==> flow/design.v (excerpt) <==
module Remoto(clk,rst,entrada,comando,su,sd,suB,sdB,saida_1,saida1_1,saida2_1,soma_result_1,sinal_A,sinal_B);
clock: 10.4 ns
lec_check: 0
abc_area: 1
cap_margin: 20
cell_pad_in_sites_global_placement: 3
core_aspect_ratio: 0.6
core_margin: 3
core_utilization: 71
cts_cluster_diameter: 346
cts_cluster_size: 59
gpl_routability_driven: 1
gpl_timing_driven: 0
max_routing_layer: met5
min_routing_layer: met2
place_density: 0.78
setup_slack_margin: 0.15
slew_margin: 20
run.sh (not shown) runs the stock make flow with config.mk's settings and CLKGATE_MAP_FILE=.
The baseline aborted during 3_1_place_gp_skip_io.
==> next run, changes <==
==> flow/config.mk (replaced) <==
export PLATFORM = sky130hd
export DESIGN_NAME = Remoto
export DESIGN_NICKNAME = Remoto
export VERILOG_FILES = /design/flow/design.v
export SDC_FILE = /design/flow/constraint.sdc
export NUM_CORES = 4
export LEC_CHECK = 0
export CAP_MARGIN = 20
export CORE_MARGIN = 2
export CORE_UTILIZATION = 70
export CTS_CLUSTER_SIZE = 47
export SLEW_MARGIN = 20
==> flow/constraint.sdc (replaced) <==
create_clock -name core_clock -period 6.02 [get_ports {clk}]
set_input_delay 1.2040 -clock core_clock [delete_from_list [all_inputs] [get_ports {clk}]]
set_output_delay 1.2040 -clock core_clock [all_outputs]
set_load 0.01 [all_outputs]
Effect:
- With this change the flow completed, yet does not pass: setup timing
- die area went down by a few percent
- area after synthesis decreases slightly
- synthesized cell count is lower by about a fifth


Setup of old:
Remoto again, from the RTL that the note above started with.
==> flow/design.v (excerpt) <==
module Remoto(clk,rst,entrada,comando,su,sd,suB,sdB,saida_1,saida1_1,saida2_1,soma_result_1,sinal_A,sinal_B);
clock: 11.8 ns
lec_check: 0
abc_area: 1
cap_margin: 15
core_aspect_ratio: 0.52
core_margin: 3
core_utilization: 71
cts_cluster_diameter: 346
cts_cluster_size: 99
gpl_routability_driven: 0
place_density_lb_addon: 0.04
setup_slack_margin: 3.52
slew_margin: 20
tns_end_percent: 5
Inputs modified between old and new:
Settings: clearing CTS_CLUSTER_DIAMETER, which used to be 346; clearing CORE_ASPECT_RATIO, which used to be 0.52; swapping 71 for 70 in CORE_UTILIZATION; clearing CTS_CLUSTER_SIZE, which used to be 99; clearing GPL_ROUTABILITY_DRIVEN, which used to be 0; clearing PLACE_DENSITY_LB_ADDON, which used to be 0.04; swapping 15 for 20 in CAP_MARGIN; clearing SETUP_SLACK_MARGIN, which used to be 3.52; clearing TNS_END_PERCENT, which used to be 5; swapping 3 for 2 in CORE_MARGIN; swapping 11.8 for 7.17 in the clock period (ns, I/O delays scaled along).
Notes after the runs:
Worst path setup slack after routing | new below old
Of the two values seen for layer carrying the most global-route usage, met1 was produced by old and met2 by new.
The flop share of the area of new is lower than that of old.
Diff old -> new | share of power burned in the clock network | decrease of 1.6 points
Between new and old, combined global-route utilization of all metal layers is higher for old, new comes in under that.


Remoto again, from the RTL that the note above started with.
make LEC_CHECK=0 ABC_AREA=1 CAP_MARGIN=20 CORE_MARGIN=2 CORE_UTILIZATION=72 CTS_CLUSTER_SIZE=99 PLACE_DENSITY=0.39 SLEW_MARGIN=20 finish   # period 9.21 ns
==> next run, changes <==
ABC_AREA = unset   (was 1)
CORE_UTILIZATION = 64   (was 72)
CTS_CLUSTER_SIZE = unset   (was 99)
PLACE_DENSITY = unset   (was 0.39)
clock period = 6.02 ns   (was 9.21 ns; I/O delays follow)
What happened: The new run finished but failed the layout checks on setup timing; routed wire length is higher by 22%; register-to-register slack loses 3.6 ns; hold slack loses 0.014 ns; final cell count is lower by 5.9%; synthesized area is lower by 1.9%.
==> next run, changes <==
CORE_UTILIZATION = 40   (was 64)
clock period = 14.0 ns   (was 6.02 ns; I/O delays follow)
The new run completed without violations; routed wire length fell by 17%; non-clock buffer count fell by 243; final cell count fell by 3.0%; power fell by 56%.
==> next run, changes <==
ABC_AREA = 1   (was unset)
CELL_PAD_IN_SITES_DETAIL_PLACEMENT = 2   (was unset)
Outcome: Critical path depth grows by 11. Count of clock-buffer cells in the layout drops by 1. Power increases by 0.69%.


## run A
Starting RTL as in the previous note.
export LEC_CHECK = 0
export ABC_AREA = 1
export CAP_MARGIN = 15
export CORE_MARGIN = 2
export CORE_UTILIZATION = 71
export CTS_CLUSTER_DIAMETER = 346
export CTS_CLUSTER_SIZE = 59
export GPL_ROUTABILITY_DRIVEN = 0
export MAX_ROUTING_LAYER = met4
export PLACE_DENSITY_LB_ADDON = 0.01
export SETUP_SLACK_MARGIN = 0.18
export SLEW_MARGIN = 20
create_clock -name core_clock -period 6.01 [get_ports {clk}]
Status(run A) = ERROR, stage = global routing (5_1_grt)
> inputs changed (run A -> run B)
Settings: ABC_AREA: 1 -> unset; CAP_MARGIN: 15 -> 20; SETUP_SLACK_MARGIN: 0.18 -> unset; PLACE_DENSITY_LB_ADDON: 0.01 -> unset; CTS_CLUSTER_DIAMETER: 346 -> unset; CTS_CLUSTER_SIZE: 59 -> unset; GPL_ROUTABILITY_DRIVEN: 0 -> unset; CORE_UTILIZATION: 71 -> 72; the clock period (ns, I/O delays scaled along): 6.01 -> 6.47.
Results
Synthesized chip area reported by yosys, run B and run A: lower on run B. On die width, the lower figure sits with run B, not run A. Run B finished all stages; layout check result: FAIL, due to negative setup slack. Number of standard cells reported by yosys (run B vs. run A) decreases by more than 10%. Going from run A to run B, mean area per synthesized cell went up 1.2 um2; overall die height went down 1.6%; count of unique library cells instantiated by Yosys went up about 50%; summed instance area of the synthesized netlist went down 1.9%. Side by side, area fraction in full adders, half adders and majority gates turned out higher in run B than in run A. Diff run B and run A: minimum setup slack after placement higher in run B. Side by side, synthesized cell count turned out lower in run B than in run A.
> inputs changed (run B -> run C)
Settings: an added TNS_END_PERCENT of 10; an added PLACE_DENSITY of 0.4; a deleted MAX_ROUTING_LAYER that had been met4; an added ABC_AREA of 1; a change of the clock period (ns, I/O delays scaled along) from 6.47 to 6.19.
==> comparison <==
- Run C completed end to end; final checks failed (negative setup slack).
- Worst setup path startpoint = vetorA[6]: run B; worst setup path startpoint = soma_result_1[5]: run C
- Final cell area: run C below run B
- In the flow results for run B and run C, the area of the core is larger on run C.
- [compare] base=run B new=run C: area after synthesis went up; number of instances in the synthesized netlist now sits higher.
- Post-synthesis share of cell area spent on full adders, half adders and majority gates in run C is 1.0 points below run B.
- Number of buffer and inverter instances along the worst setup path was lower in run B than in run C.
Input-level comparison between run D and run C:
Settings: putting CORE_ASPECT_RATIO at 1.33 where nothing was set; putting CTS_CLUSTER_DIAMETER at 393 where nothing was set; putting CTS_CLUSTER_SIZE at 98 where nothing was set.
[summary]
Ran to the end and failed final checks on negative setup slack: run D. Comparing run C against run D, there is no change at all in multiplexer share of the synthesized area. Across both runs, setup TNS was lower for run D than for run C. Of the two values seen for critical path startpoint, soma_result_1[3] was produced by run D and soma_result_1[5] by run C. Status: instance count after placement with tap cells included parity (run D, run C). Run D vs run C, clock power went up by about 8%. Overall power, run D vs run C: up by a few percent. Between run C and run D, the die size does not differ in any meaningful way.
Power figures rest on the tool's default switching activity, not on a simulated workload.
